==> run a <==
==> flow/design.v <==
module ALU(
    input logic CLK,
    input logic RST,
    input logic ACT,
    input logic[3:0]  OP,
    input logic[1:0]  MOVI,
    input logic[31:0] REG_A,
    input logic[31:0] REG_B,
    input logic[31:0] MEM,
    input logic[31:0] IMM,
    output logic[31:0] DATA,
    output logic       RDY,
    output logic       VLD
);
    typedef enum logic [1:0] {
        INIT,
        FIRST_STAGE,
        MUL_FIRST_STAGE,
        MUL_SECOND_STAGE
    } state_type;
    state_type state_curr;
    state_type state_next;
    logic[31:0] operand_A;
    logic[31:0] operand_B;
    logic[31:0] norm_res;
    logic[31:0] norm_reg;
    logic[63:0] mult_res;
    logic       mult_req;
    always_comb begin
        case (state_curr)
            INIT:
                if (ACT) begin
                    if (mult_req)
                        state_next = MUL_FIRST_STAGE;
                    else
                        state_next = FIRST_STAGE;
                end else
                     state_next = INIT;
            FIRST_STAGE:      state_next = INIT;
            MUL_FIRST_STAGE:  state_next = MUL_SECOND_STAGE;
            MUL_SECOND_STAGE: state_next = INIT;
        endcase
    end
    always_ff @(posedge CLK) begin
        if (RST) begin
            state_curr  <= INIT;
        end else begin
            state_curr <= state_next;
            if (state_next == MUL_FIRST_STAGE)
                mult_res <= operand_A * operand_B;
            if (state_next == FIRST_STAGE)
                norm_reg <= norm_res;
        end
    end
    always_comb begin
        case (state_curr)
            INIT:             DATA = 32'b0;
            FIRST_STAGE:      DATA = norm_reg;
            MUL_FIRST_STAGE:  DATA = mult_res[31:0];
            MUL_SECOND_STAGE: DATA = mult_res[63:32];
        endcase
    end
    assign operand_A = REG_A;
    assign VLD = (state_curr != INIT) & ~RST;
    assign RDY = state_curr == INIT;
    always_comb begin
        case (MOVI)
            2'b00:   operand_B = REG_B;
            2'b01:   operand_B = MEM;
            2'b10:   operand_B = IMM;
            default: operand_B = '0;
        endcase
    end
    always_comb begin
        norm_res = 32'b0;
        mult_req = 0;
        if (RDY) begin
            case (OP)
                4'b0000: norm_res = operand_A + operand_B;             
                4'b0001: norm_res = operand_A - operand_B;             
                4'b0010: mult_req = 1;                                 
                4'b0011: norm_res = {1'b0, operand_B[31:1]};           
                4'b0100: norm_res = {operand_B[30:0], 1'b0};           
                4'b0101: norm_res = {operand_B[0], operand_B[31:1]};   
                4'b0110: norm_res = {operand_B[30:0], operand_B[31]};  
                4'b0111: norm_res = ~operand_B;                        
                4'b1000: norm_res = operand_A & operand_B;             
                4'b1001: norm_res = operand_A | operand_B;             
                4'b1010: norm_res = operand_A ^ operand_B;             
                4'b1011: norm_res = ~(operand_A & operand_B);          
                4'b1100: norm_res = ~(operand_A | operand_B);          
                4'b1101: norm_res = ~(operand_A ^ operand_B);          
                4'b1110: norm_res = operand_B + 1;                     
                4'b1111: norm_res = operand_B - 1;                     
            endcase
        end
    end
endmodule
==> flow/run.sh <==
#!/bin/bash
# the make line also repeats each setting of config.mk as NAME=value (left out here)
make -C /OpenROAD-flow-scripts/flow DESIGN_CONFIG=/design/flow/config.mk WORK_HOME=/design/flow/orfs CLKGATE_MAP_FILE= finish
==> flow/config.mk <==
export PLATFORM = sky130hd
export DESIGN_NAME = ALU
export DESIGN_NICKNAME = ALU
export VERILOG_FILES = /design/flow/design.v
export SDC_FILE = /design/flow/constraint.sdc
export NUM_CORES = 4
export LEC_CHECK = 0
export ABC_AREA = 1
export CAP_MARGIN = 5
export CORE_MARGIN = 2
export CORE_UTILIZATION = 72
export CTS_CLUSTER_DIAMETER = 29
export SETUP_SLACK_MARGIN = 0.28
export SLEW_MARGIN = 20
==> flow/constraint.sdc <==
create_clock -name core_clock -period 3.56 [get_ports {CLK}]
set_input_delay 0.7120 -clock core_clock [delete_from_list [all_inputs] [get_ports {CLK}]]
set_output_delay 0.7120 -clock core_clock [all_outputs]
set_load 0.01 [all_outputs]
==> run b (differences from run a) <==
==> flow/config.mk (replaced) <==
export PLATFORM = sky130hd
export DESIGN_NAME = ALU
export DESIGN_NICKNAME = ALU
export VERILOG_FILES = /design/flow/design.v
export SDC_FILE = /design/flow/constraint.sdc
export NUM_CORES = 4
export LEC_CHECK = 0
export CAP_MARGIN = 20
export CORE_MARGIN = 2
export CORE_UTILIZATION = 64
export CTS_CLUSTER_DIAMETER = 287
export PLACE_DENSITY = 0.35
export SLEW_MARGIN = 20
export TNS_END_PERCENT = 5
==> flow/constraint.sdc (replaced) <==
create_clock -name core_clock -period 9.11 [get_ports {CLK}]
set_input_delay 1.8220 -clock core_clock [delete_from_list [all_inputs] [get_ports {CLK}]]
set_output_delay 1.8220 -clock core_clock [all_outputs]
set_load 0.01 [all_outputs]
==> run c (differences from run a) <==
==> flow/config.mk (replaced) <==
export PLATFORM = sky130hd
export DESIGN_NAME = ALU
export DESIGN_NICKNAME = ALU
export VERILOG_FILES = /design/flow/design.v
export SDC_FILE = /design/flow/constraint.sdc
export NUM_CORES = 4
export LEC_CHECK = 0
export CAP_MARGIN = 20
export CORE_MARGIN = 2
export CORE_UTILIZATION = 72
export CTS_CLUSTER_DIAMETER = 96
export SETUP_SLACK_MARGIN = 0.93
export SLEW_MARGIN = 20
==> flow/constraint.sdc (replaced) <==
create_clock -name core_clock -period 5.29 [get_ports {CLK}]
set_input_delay 1.0580 -clock core_clock [delete_from_list [all_inputs] [get_ports {CLK}]]
set_output_delay 1.0580 -clock core_clock [all_outputs]
set_load 0.01 [all_outputs]
==> run d (differences from run a) <==
==> flow/config.mk (replaced) <==
export PLATFORM = sky130hd
export DESIGN_NAME = ALU
export DESIGN_NICKNAME = ALU
export VERILOG_FILES = /design/flow/design.v
export SDC_FILE = /design/flow/constraint.sdc
export NUM_CORES = 4
export LEC_CHECK = 0
export CAP_MARGIN = 20
export CORE_MARGIN = 2
export CORE_UTILIZATION = 24
export SLEW_MARGIN = 20
==> flow/constraint.sdc (replaced) <==
create_clock -name core_clock -period 16.3 [get_ports {CLK}]
set_input_delay 3.2600 -clock core_clock [delete_from_list [all_inputs] [get_ports {CLK}]]
set_output_delay 3.2600 -clock core_clock [all_outputs]
set_load 0.01 [all_outputs]
==> results <==
| quantity | run d | run a | run b | run c |
|---|---|---|---|---|
| Rel. slew slack | 0.2236 | - | 0.1943 | - |
| Worst Path Class, Setup | in2reg | - | in2reg | - |
| Nets@finish | 6,587 | - | 7,225 | - |
| Core Footprint | 180,900 um^2 | 65,510 um^2 | 67,400 um^2 | 60,250 um^2 |
| Top routing layer used | met5 | - | met5 | - |
| Count of routing violations after the opening detailed-route iteration | 3,617 | - | 5,548 | - |
| Setup slack at placement | 2513 ps | -5184 ps | -1523 ps | -4136 ps |
| Simple-Gate Fraction of Synth Area | 0.1392 | 0.2024 | 0.1392 | 0.1392 |
| Routed Antenna Nets | 0 | - | 0 | - |
| Number of setup violations in the final report | 0 | - | 29 | - |
| Share of synthesized cell area in full adder, half adder and majority cells | 0.5221 | 0.4815 | 0.5221 | 0.5221 |
| Horizontal die size | 431.1 um | 260.8 um | 265.6 um | 250.6 um |
| Summed negative setup slack over all endpoints | 0 ps | - | -6842 ps | - |
| Non-clock buffer area fraction after layout | 0.05571 | - | 0.1610 | - |
| Met1 layer wirelength in the final routing | 68,780 um | - | 58,620 um | - |
| Cell Area, Synth | 43,780 um^2 | 47,480 um^2 | 43,780 um^2 | 43,780 um^2 |
| Number of detailed-routing iterations run before antenna repair | 6 | - | 7 | - |
| Status | no timing/DRC/antenna violations | did not finish | complete, but fails checks | did not finish |
| Failing step | - | 5_1_grt | - | 5_1_grt |
| Layout check failures | - | - | negative setup slack | - |
| Non-clock inverter total of the final layout | 978 | - | 978 | - |
| Std-Cell Rows | 156 | 94 | 95 | 90 |

==> inputs of 05-09 <==
// ALU: RTL as listed in full above, without the edits since
Settings: LEC_CHECK=0, CAP_MARGIN=20, CORE_MARGIN=2, CORE_UTILIZATION=65, CTS_CLUSTER_SIZE=89, HOLD_SLACK_MARGIN=-0.1, MAX_ROUTING_LAYER=met4, SLEW_MARGIN=20; clock period 8.26 ns.
run.sh (not shown) runs the stock make flow with config.mk's settings and CLKGATE_MAP_FILE=.
==> 09-18: changes against 05-09 <==
Settings changed: ABC_AREA from default to 1, CORE_UTILIZATION 65 to 25, CTS_CLUSTER_DIAMETER from default to 82, CTS_CLUSTER_SIZE 89 to default, GPL_TIMING_DRIVEN from default to 1, HOLD_SLACK_MARGIN -0.1 to default, PLACE_DENSITY_LB_ADDON from default to 0.21, TNS_END_PERCENT from default to 40.
==> flow/constraint.sdc (replaced) <==
create_clock -name core_clock -period 8.32 [get_ports {CLK}]
set_input_delay 1.6640 -clock core_clock [delete_from_list [all_inputs] [get_ports {CLK}]]
set_output_delay 1.6640 -clock core_clock [all_outputs]
set_load 0.01 [all_outputs]
==> qor summary <==
                                                                                              09-18           05-09
Status                                                                     finished with violations  did not finish
Failing step                                                                                      -  global routing
Layout check failures                                                          negative setup slack               -
Die Size                                                                                193000 um^2      69500 um^2
Initial cell density of the core                                                              0.252           0.654
Adder share                                                                                   0.481           0.522
Die height                                                                                   440 um          264 um
Die outline width                                                                            440 um          264 um
Placeable core region                                                                   188000 um^2      66900 um^2
# Cells Yosys                                                                                  6541            5161
Routability congestion estimate from global placement                                         0.989            1.09
Post-synth mux share                                                                              0          0.0218
Placed insts                                                                                   9564            6605
Netlist area before placement                                                            47500 um^2      43800 um^2
Synth Area in XOR/XNOR                                                                       0.0142          0.0282
Synth Net Count                                                                                7967            6587
Placed cell areas                                                                        56800 um^2      52600 um^2
Setup repair bufs after CTS                                                                      48              77
Setup Slack @ Placement                                                                    -1660 ps        -1590 ps
Simple-gate area share of the yosys netlist                                                   0.202           0.139
Yosys aoi share                                                                              0.0698           0.111
Resized cells post-CTS                                                                          384             381
Post-synth top area share                                                                     0.378           0.410
Average footprint of a synthesized cell                                                   7.26 um^2       8.48 um^2
Share of synthesized area occupied by flip-flops and latches                                 0.0616          0.0668
Post-synthesis chip area from yosys                                                      47500 um^2      43800 um^2
Total half-perimeter wirelength after legalization and detailed placement                    180 mm          158 mm
Row count                                                                                       159              95

==> exp/zinc <==
Starts from the design.v that is shown in full above.
export LEC_CHECK = 0
export CAP_MARGIN = 0
export CORE_MARGIN = 2
export CORE_UTILIZATION = 70
export CTS_CLUSTER_SIZE = 46
export HOLD_SLACK_MARGIN = 0.3
export SETUP_SLACK_MARGIN = -0.28
export SLEW_MARGIN = 20
export TNS_END_PERCENT = 40
create_clock -name core_clock -period 8.67 [get_ports {CLK}]
==> exp/violet: changes against exp/zinc <==
==> flow/config.mk (replaced) <==
export PLATFORM = sky130hd
export DESIGN_NAME = ALU
export DESIGN_NICKNAME = ALU
export VERILOG_FILES = /design/flow/design.v
export SDC_FILE = /design/flow/constraint.sdc
export NUM_CORES = 4
export LEC_CHECK = 0
export CAP_MARGIN = 20
export CORE_MARGIN = 2
export CORE_UTILIZATION = 40
export SLEW_MARGIN = 20
==> flow/constraint.sdc (replaced) <==
create_clock -name core_clock -period 10.3 [get_ports {CLK}]
set_input_delay 2.0600 -clock core_clock [delete_from_list [all_inputs] [get_ports {CLK}]]
set_output_delay 2.0600 -clock core_clock [all_outputs]
set_load 0.01 [all_outputs]
==> exp/tundra: changes against exp/zinc <==
==> flow/config.mk (replaced) <==
export PLATFORM = sky130hd
export DESIGN_NAME = ALU
export DESIGN_NICKNAME = ALU
export VERILOG_FILES = /design/flow/design.v
export SDC_FILE = /design/flow/constraint.sdc
export NUM_CORES = 4
export LEC_CHECK = 0
export CAP_MARGIN = 20
export CORE_MARGIN = 2
export CORE_UTILIZATION = 60
export CTS_CLUSTER_SIZE = 84
export MAX_ROUTING_LAYER = met4
export SETUP_SLACK_MARGIN = 1.67
export SLEW_MARGIN = 20
==> flow/constraint.sdc (replaced) <==
create_clock -name core_clock -period 5.71 [get_ports {CLK}]
set_input_delay 1.1420 -clock core_clock [delete_from_list [all_inputs] [get_ports {CLK}]]
set_output_delay 1.1420 -clock core_clock [all_outputs]
set_load 0.01 [all_outputs]
==> exp/amber: changes against exp/zinc <==
==> flow/config.mk (replaced) <==
export PLATFORM = sky130hd
export DESIGN_NAME = ALU
export DESIGN_NICKNAME = ALU
export VERILOG_FILES = /design/flow/design.v
export SDC_FILE = /design/flow/constraint.sdc
export NUM_CORES = 4
export LEC_CHECK = 0
export CAP_MARGIN = 20
export CORE_MARGIN = 2
export CORE_UTILIZATION = 60
export MAX_ROUTING_LAYER = met4
export SLEW_MARGIN = 20
==> flow/constraint.sdc (replaced) <==
create_clock -name core_clock -period 8.26 [get_ports {CLK}]
set_input_delay 1.6520 -clock core_clock [delete_from_list [all_inputs] [get_ports {CLK}]]
set_output_delay 1.6520 -clock core_clock [all_outputs]
set_load 0.01 [all_outputs]
==> results <==
Number of buffers inserted to repair setup after CTS: exp/tundra 106; exp/violet 0; exp/amber 59; exp/zinc 27
Tool Warnings: exp/tundra 95; exp/violet 90; exp/amber 96; exp/zinc -
Final net count: exp/tundra 7493; exp/violet 6980; exp/amber 7308; exp/zinc -
Non-CTS buffers: exp/tundra 1209; exp/violet 698; exp/amber 1023; exp/zinc -
Wire length on met1: exp/tundra 64600 um; exp/violet 72000 um; exp/amber 64700 um; exp/zinc -
Reg2reg setup slack: exp/tundra 2.55 ns; exp/violet 6.70 ns; exp/amber 4.73 ns; exp/zinc -
Status: exp/tundra failed layout checks; exp/violet no timing/DRC/antenna violations; exp/amber failed layout checks; exp/zinc aborted with a tool error
Failing step: exp/tundra -; exp/violet -; exp/amber -; exp/zinc global routing (5_1_grt)
Violated checks: exp/tundra setup timing; exp/violet -; exp/amber setup timing; exp/zinc -
Number of stages on the worst hold path: exp/tundra 2; exp/violet 3; exp/amber 3; exp/zinc -
Maximum cell stage delay along the critical path: exp/tundra 0.64 ns; exp/violet 0.60 ns; exp/amber 0.95 ns; exp/zinc -
Levels on crit path: exp/tundra 33; exp/violet 32; exp/amber 36; exp/zinc -
Total met3 wirelength after detailed routing: exp/tundra 29800 um; exp/violet 15500 um; exp/amber 28700 um; exp/zinc -
Final non-filler cell total: exp/tundra 7049; exp/violet 6974; exp/amber 6870; exp/zinc -
Post-route antenna net violation count: exp/tundra 0; exp/violet 0; exp/amber 0; exp/zinc -
Final tally of max-slew violations: exp/tundra 0; exp/violet 0; exp/amber 0; exp/zinc -
Die area: exp/tundra 0.0752 mm^2; exp/violet 0.112 mm^2; exp/amber 0.0752 mm^2; exp/zinc 0.0646 mm^2
Fraction of area in registers: exp/tundra 4.94%; exp/violet 5.69%; exp/amber 5.15%; exp/zinc -
Data arrival time of the critical path: exp/tundra 9.26 ns; exp/violet 10.25 ns; exp/amber 9.89 ns; exp/zinc -
Multi-input gate share of the layout cell area: exp/tundra 66.6%; exp/violet 70.5%; exp/amber 67.9%; exp/zinc -
Setup Slack @ Placement: exp/tundra -3.64 ns; exp/violet -0.455 ns; exp/amber -1.53 ns; exp/zinc -1.36 ns
Mean routed wirelength per cell: exp/tundra 29.5 um; exp/violet 26.1 um; exp/amber 30.1 um; exp/zinc -

==> run D: inputs <==
Starts from the design.v that is shown in full above.
Settings: LEC_CHECK=0, CAP_MARGIN=10, CORE_MARGIN=2, CORE_UTILIZATION=72, CTS_CLUSTER_DIAMETER=96, CTS_CLUSTER_SIZE=46, PLACE_DENSITY=0.35, SETUP_SLACK_MARGIN=1.56, SLEW_MARGIN=20; clock period 5.29 ns.
==> run K (differences from run D) <==
CAP_MARGIN = 20   (was 10)
CORE_UTILIZATION = 65   (was 72)
CTS_CLUSTER_DIAMETER = default   (was 96)
CTS_CLUSTER_SIZE = default   (was 46)
HOLD_SLACK_MARGIN = 0.3   (was default)
PLACE_DENSITY = default   (was 0.35)
SETUP_SLACK_MARGIN = -0.28   (was 1.56)
TNS_END_PERCENT = 40   (was default)
==> flow/constraint.sdc (replaced) <==
create_clock -name core_clock -period 8.67 [get_ports {CLK}]
set_input_delay 1.7340 -clock core_clock [delete_from_list [all_inputs] [get_ports {CLK}]]
set_output_delay 1.7340 -clock core_clock [all_outputs]
set_load 0.01 [all_outputs]
==> run F (differences from run D) <==
CAP_MARGIN = 20   (was 10)
CORE_UTILIZATION = 19   (was 72)
CTS_CLUSTER_DIAMETER = default   (was 96)
CTS_CLUSTER_SIZE = default   (was 46)
PLACE_DENSITY = default   (was 0.35)
SETUP_SLACK_MARGIN = default   (was 1.56)
==> flow/constraint.sdc (replaced) <==
create_clock -name core_clock -period 10.3 [get_ports {CLK}]
set_input_delay 2.0600 -clock core_clock [delete_from_list [all_inputs] [get_ports {CLK}]]
set_output_delay 2.0600 -clock core_clock [all_outputs]
set_load 0.01 [all_outputs]
==> results.sh <==
# source this file to load flow results
export IMPL_status="no timing/DRC/antenna violations"
export IMPL_globalRouteMet1Util_pct=21.5
export IMPL_grt_use_met3_pct=2.71
export IMPL_post_cts_setup_buffers=4
export IMPL_cts_repair_resize_count=7
export IMPL_place_area_um2=53100
export IMPL_globalRouteOverflowTotal=0
export IMPL_grt_use_total_pct=16.1
-- figures above: run F

==> results.sh <==
# source this file to load flow results
export IMPL_worst_slack_ns=-0.838
export IMPL_grt_use_met3_pct=14.5
export IMPL_check_failures="negative setup slack"
export IMPL_globalRouteMet1Util_pct=62.3
export IMPL_finalSetupViolCount=42
export IMPL_status="complete, but fails checks"
-- figures above: run K

==> results.sh <==
# flow metrics
export IMPL_post_cts_setup_buffers=79
export IMPL_error="[ERROR GRT-0116] Global routing finished with congestion. Check the congestion regions in the DRC Viewer."
export IMPL_stop_stage="global routing"
export IMPL_cts_repair_resize_count=401
export IMPL_status="aborted with a tool error"
-- figures above: run D

